==> flow/design.v (excerpt) <==
module top (
  input  logic        clk,
  input  logic        rst_n,
  input  logic [15:0] setpoint,
  input  logic [15:0] feedback,
  input  logic [15:0] Kp,
  input  logic [15:0] Ki,
  input  logic [15:0] Kd,
  input  logic [15:0] clk_prescaler,
  output logic [15:0] control_signal
);
For scale: ~2400 cells after synthesis, roughly 110 I/O pins, ~0.018 sq mm of cells after synthesis.
make LEC_CHECK=0 ABC_AREA=1 CAP_MARGIN=20 CELL_PAD_IN_SITES_GLOBAL_PLACEMENT=1 CORE_ASPECT_RATIO=0.5 CORE_MARGIN=2 CORE_UTILIZATION=40 CTS_CLUSTER_DIAMETER=329 CTS_CLUSTER_SIZE=100 PLACE_DENSITY=0.78 SETUP_SLACK_MARGIN=-1.24 SLEW_MARGIN=0 TNS_END_PERCENT=10 finish   # period 12.5 ns
run.sh (not shown) runs the stock make flow with config.mk's settings and CLKGATE_MAP_FILE=.
==> next run, changes <==
- ABC_AREA: 1 -> default
- CELL_PAD_IN_SITES_GLOBAL_PLACEMENT: 1 -> default
- CORE_ASPECT_RATIO: 0.5 -> default
- CTS_CLUSTER_DIAMETER: 329 -> default
- CTS_CLUSTER_SIZE: 100 -> default
- PLACE_DENSITY: 0.78 -> default
- SETUP_SLACK_MARGIN: -1.24 -> default
- SLEW_MARGIN: 0 -> 20
- TNS_END_PERCENT: 10 -> default
- clock period: 12.5 -> 12.2 ns (I/O delays scaled with it)
What happened:
- final cell count decreases by 17%
- worst setup slack loses 0.66 ns
- utilization increases by 1.5 points
- cell area decreases by 1.6%
==> next run, changes <==
- CAP_MARGIN: 20 -> 10
- CTS_CLUSTER_SIZE: default -> 82
- clock period: 12.2 -> 13.6 ns (I/O delays scaled with it)
The new run produced a clean layout.
Wire length drops by 0.95%.
Setup slack improved by 0.16 ns.
Worst hold slack barely changes.
Design area fell by about 3%.
Die area stays the same.
Synthesized cell count does not change.
Count of clock-buffer cells in the layout is unchanged.
==> next run, changes <==
- CAP_MARGIN: 10 -> 20
- CORE_UTILIZATION: 40 -> 65
- CTS_CLUSTER_SIZE: 82 -> default
- TNS_END_PERCENT: default -> 5
- clock period: 13.6 -> 10.2 ns (I/O delays scaled with it)
Outcome: Now the flow reached the layout checks and failed them: setup timing. Die size goes down by 38%. Clock skew is about the same. Synthesized cell count stays the same. Design area goes up by 4.8%. Routed wire length goes down by 0.32%. Via count goes up by 6.4%. Cell count goes down by 4.2%. Global-route usage goes up by 13 points. Area after synthesis does not change.
==> next run, changes <==
- CAP_MARGIN: 20 -> 0
- CORE_UTILIZATION: 65 -> 72
- CTS_CLUSTER_DIAMETER: default -> 36
- CTS_CLUSTER_SIZE: default -> 88
- MAX_ROUTING_LAYER: default -> met4
- PLACE_DENSITY_LB_ADDON: default -> 0.03
- SETUP_SLACK_MARGIN: default -> 1.36
The new run finished but fails on setup timing.
Sequential share of layout area hardly moves.
Cell count drops by 0.50%.
Hold slack gets better by 0.0030 ns.
Global-route usage climbs by 5.9 points.
Synthesized cell count stays the same.
First-iteration DRC count climbs by 11%.
Count of clock-buffer cells in the layout does not change.
Die size drops by 9.5%.
Non-clock buffer count climbs by 3.

top again, from the RTL that the note above started with.
// top
module top (
  input  logic        clk,
  input  logic        rst_n,
  input  logic [15:0] setpoint,
  input  logic [15:0] feedback,
  input  logic [15:0] Kp,
  input  logic [15:0] Ki,
  input  logic [15:0] Kd,
  input  logic [15:0] clk_prescaler,
  output logic [15:0] control_signal
);
make LEC_CHECK=0 CAP_MARGIN=20 CORE_MARGIN=2 CORE_UTILIZATION=72 CTS_CLUSTER_SIZE=22 PLACE_DENSITY=0.76 SETUP_SLACK_MARGIN=-0.6 SLEW_MARGIN=20 TNS_END_PERCENT=5 finish   # period 9.96 ns
The first run finished but failed the layout checks on setup timing.
Rerun with:
--- a/flow/config.mk
+++ b/flow/config.mk
@@ -10,4 +10 @@
-export CORE_UTILIZATION = 72
-export CTS_CLUSTER_SIZE = 22
-export PLACE_DENSITY = 0.76
-export SETUP_SLACK_MARGIN = -0.6
+export CORE_UTILIZATION = 40
@@ -15 +11,0 @@
-export TNS_END_PERCENT = 5
==> flow/constraint.sdc (replaced) <==
create_clock -name core_clock -period 12.5 [get_ports {clk}]
set_input_delay 2.5000 -clock core_clock [delete_from_list [all_inputs] [get_ports {clk}]]
set_output_delay 2.5000 -clock core_clock [all_outputs]
set_load 0.01 [all_outputs]
What happened:
- With this change the flow produced a clean layout
- register-to-register slack improved by 2400 ps
- final cell count went up by 7.3%
- hold slack degrades by 3.8 ps
- die area goes up by 78%
- clock-buffer cell count decreases by 1
- critical path depth is lower by 2
- global-route usage shrinks by 17 points
- setup slack improves by 1500 ps
- sequential share of layout area rose by 0.21 points
- clock skew is about the same
Rerun with:
--- a/flow/config.mk
+++ b/flow/config.mk
@@ -7,0 +8 @@
+export ABC_AREA = 1
@@ -8,0 +10,2 @@
+export CELL_PAD_IN_SITES_GLOBAL_PLACEMENT = 1
+export CORE_ASPECT_RATIO = 0.5
@@ -11 +14,6 @@
-export SLEW_MARGIN = 20
+export CTS_CLUSTER_DIAMETER = 329
+export CTS_CLUSTER_SIZE = 100
+export GPL_ROUTABILITY_DRIVEN = 0
+export PLACE_DENSITY = 0.78
+export SLEW_MARGIN = 30
+export TNS_END_PERCENT = 10
What happened: Synthesized area rose by 6.0%. Setup slack gets better by 540 ps. Design area rose by 2.2%. Wire length rose by 22%. Global-route usage rose by 2.4 points. Register-to-register slack gets better by 890 ps. Clock skew is about the same.
Rerun with:
--- a/flow/config.mk
+++ b/flow/config.mk
@@ -10,2 +10 @@
-export CELL_PAD_IN_SITES_GLOBAL_PLACEMENT = 1
-export CORE_ASPECT_RATIO = 0.5
+export CELL_PAD_IN_SITES_GLOBAL_PLACEMENT = 2
@@ -14 +13 @@
-export CTS_CLUSTER_DIAMETER = 329
+export CTS_CLUSTER_DIAMETER = 340
@@ -16,4 +15,4 @@
-export GPL_ROUTABILITY_DRIVEN = 0
-export PLACE_DENSITY = 0.78
-export SLEW_MARGIN = 30
-export TNS_END_PERCENT = 10
+export PLACE_DENSITY = 0.86
+export SETUP_SLACK_MARGIN = -0.51
+export SLEW_MARGIN = 20
+export TNS_END_PERCENT = 15
After rerunning: The changed run completed with no timing, DRC or antenna violations; routed wire length climbs by a few percent; critical path depth fell by 3; clock-buffer cell count is unchanged; first-iteration DRC count shrinks by roughly a tenth.
Rerun with:
--- a/flow/config.mk
+++ b/flow/config.mk
@@ -8 +8 @@
-export ABC_AREA = 1
+export ABC_AREA = 0
@@ -14,2 +14,2 @@
-export CTS_CLUSTER_SIZE = 100
-export PLACE_DENSITY = 0.86
+export CTS_CLUSTER_SIZE = 16
+export PLACE_DENSITY = 0.42
Non-clock buffer count went up by 84.
Via count goes down by 17%.
Utilization climbs by 1.7 points.
Sequential share of layout area rises by 0.16 points.
Maximum frequency came out lower by 7.9%.
Rerun with:
==> flow/config.mk (replaced) <==
export PLATFORM = sky130hd
export DESIGN_NAME = top
export DESIGN_NICKNAME = top
export VERILOG_FILES = /design/flow/design.v
export SDC_FILE = /design/flow/constraint.sdc
export NUM_CORES = 4
export LEC_CHECK = 0
export ABC_AREA = 1
export CAP_MARGIN = 20
export CELL_PAD_IN_SITES_GLOBAL_PLACEMENT = 1
export CORE_ASPECT_RATIO = 0.5
export CORE_MARGIN = 2
export CORE_UTILIZATION = 40
export CTS_CLUSTER_DIAMETER = 329
export CTS_CLUSTER_SIZE = 100
export GPL_ROUTABILITY_DRIVEN = 0
export PLACE_DENSITY = 0.78
export SETUP_SLACK_MARGIN = -0.21
export SLEW_MARGIN = 0
export TNS_END_PERCENT = 10
The new run finished clean.
Cell count grows by about 20%.
Final area climbs by 1.8%.
Die size climbs by 6.2%.
